Setup of job 101:
==> flow/design.v (excerpt) <==
module dma_ahb_simple
(
       input   wire          HRESETn
     , input   wire          HCLK
     , input   wire          S_HSEL
     , input   wire  [31:0]  S_HADDR
     , input   wire  [ 1:0]  S_HTRANS
     , input   wire          S_HWRITE
     , input   wire  [ 2:0]  S_HSIZE
     , input   wire  [ 2:0]  S_HBURST
     , input   wire  [31:0]  S_HWDATA
     , output  wire  [31:0]  S_HRDATA
     , output  wire  [ 1:0]  S_HRESP
     , input   wire          S_HREADYin
     , output  wire          S_HREADYout
     , output  wire          IRQ
     , output  wire          M_HBUSREQ
     , input   wire          M_HGRANT
     , output  wire  [31:0]  M_HADDR
     , output  wire  [ 1:0]  M_HTRANS
     , output  wire          M_HWRITE
     , output  wire  [ 2:0]  M_HSIZE
     , output  wire  [ 2:0]  M_HBURST
     , output  wire  [ 3:0]  M_HPROT
     , output  wire  [31:0]  M_HWDATA
     , input   wire  [31:0]  M_HRDATA
     , input   wire  [ 1:0]  M_HRESP
     , input   wire          M_HREADY
);
clock: 1.86 ns
lec_check: 0
abc_area: 1
cap_margin: 40
cell_pad_in_sites_global_placement: 0
core_margin: 2
core_utilization: 70
gpl_routability_driven: 1
gpl_timing_driven: 1
setup_slack_margin: -0.13
slew_margin: 20
run.sh (not shown) runs the stock make flow with config.mk's settings and CLKGATE_MAP_FILE=.
Job 101 never completed, since it errored out during global routing (5_1_grt).
Relative to job 101, the following input files were edited for job 102:
Settings: CTS_CLUSTER_SIZE now 13, previously not set; CAP_MARGIN now 20, was 40; GPL_ROUTABILITY_DRIVEN no longer set, was 1; CELL_PAD_IN_SITES_GLOBAL_PLACEMENT no longer set, was 0; GPL_TIMING_DRIVEN no longer set, was 1; SETUP_SLACK_MARGIN now 0.3, was -0.13; ABC_AREA no longer set, was 1; CORE_UTILIZATION now 66, was 70.
==> results <==
- Job 102 did not finish; a tool error ended it in global routing (5_1_grt).
- Relative to job 101, the setup fix buffers added after clock tree synthesis measured on job 102 has increased by more than 100%.
- Job 101 -> job 102: die width decreased slightly
- | number of distinct library cells after synthesis | higher: job 102 |
- Yosys synthesis chip area went down by a little under 10% going from job 101 to job 102.
- Taking job 101 as the reference, in job 102 placeable core region decreased by about 2.3% relative to the old numbers; total clock buffers created by CTS went up by about 1%.
For job 103, these inputs were changed with respect to job 102:
Settings: setting ABC_AREA to 1 for the first time; removing SETUP_SLACK_MARGIN (formerly 0.3); setting PLACE_DENSITY to 0.76 for the first time; changing CORE_UTILIZATION from 66 to 71; removing CTS_CLUSTER_SIZE (formerly 13); changing the clock period (ns, I/O delays scaled along) from 1.86 to 3.12.
==> results <==
- Looking at dominant kind of combinational cell, the multiplexers result is from job 102; the simple AND/OR/NAND/NOR gates one comes from job 103.
- Of job 102 and job 103, the higher number of buffers inserted to repair setup after CTS belongs to job 102.
- Higher count of distinct cell types in the synthesized netlist was reported by job 102, not job 103.
- Compared with job 102, synthesized cell count in job 103 increased by more than half.
- Relative to job 102, worst setup timing slack at the placement stage has increased by 1.06 ns in job 103.
- Job 103 vs. job 102: post-synthesis xor/xnor area fraction went up by 0.16 points.
- Initial standard-cell utilization of the core ends up higher on job 103.
- Having completed the whole flow, job 103 delivered a layout that passed the timing, DRC and antenna checks.
> inputs changed (job 103 -> job 104)
Settings: ABC_AREA removed (was 1); CORE_UTILIZATION changed from 71 to 67; PLACE_DENSITY removed (was 0.76); CTS_CLUSTER_SIZE newly set to 56; the clock period (ns, I/O delays scaled along) changed from 3.12 to 1.99.
[summary]
Job 104: it failed with a tool error in global routing (5_1_grt), so there are no final results. Post-cts resize count in job 104 vs job 103: up 594. Run comparison: job 103 main logic family after synthesis simple AND/OR/NAND/NOR gates; job 104 main logic family after synthesis multiplexers. There was hardly any difference in adder and majority gate portion of the synthesized area between job 103 and job 104. Job 104 against job 103: cell count after synthesis shrank by 2214, number of buffers inserted to repair setup after CTS went up by 93, half-perimeter wire length of the detailed placement result shows an increase of 1.4%, area figure in the yosys stat output down about 8%, die area shrank by 0.0018 mm2. Between job 103 and job 104, the flow reports area after synthesis decreasing by a little under 10%. The count of cell types in the netlist reported for job 104 is greater than that of job 103 by about 60%.
Input changes introduced in job 105 (baseline for comparison: job 104):
Settings: ABC_AREA newly set to 1; CTS_CLUSTER_SIZE removed (was 56); CORE_UTILIZATION changed from 67 to 68; PLACE_DENSITY newly set to 0.35; the clock period (ns, I/O delays scaled along) changed from 1.99 to 2.71.
- Job 105: PASS, flow complete, no timing, DRC or antenna violations
- Post-detailed-placement half-perimeter wirelength is lower on job 105
- Between job 104 and job 105, the difference in maximum number of buffers from clock root to sink is negligible.
- Fraction of the mapped netlist area in compound gates: job 104 and job 105 compared, lower one is job 105
- Job 105 vs. job 104: die extent in x climbed 9.0 um; area fraction in and, or, nand and nor cells after synthesis up 15 points; post-synthesis sequential area ratio has decreased; synthesis area per yosys now larger.
- On cell area after technology mapping: between job 104 and job 105, it ends up higher for job 105.
- Taking job 104 over job 105, the area of the placeable core ratio works out to 0.935.
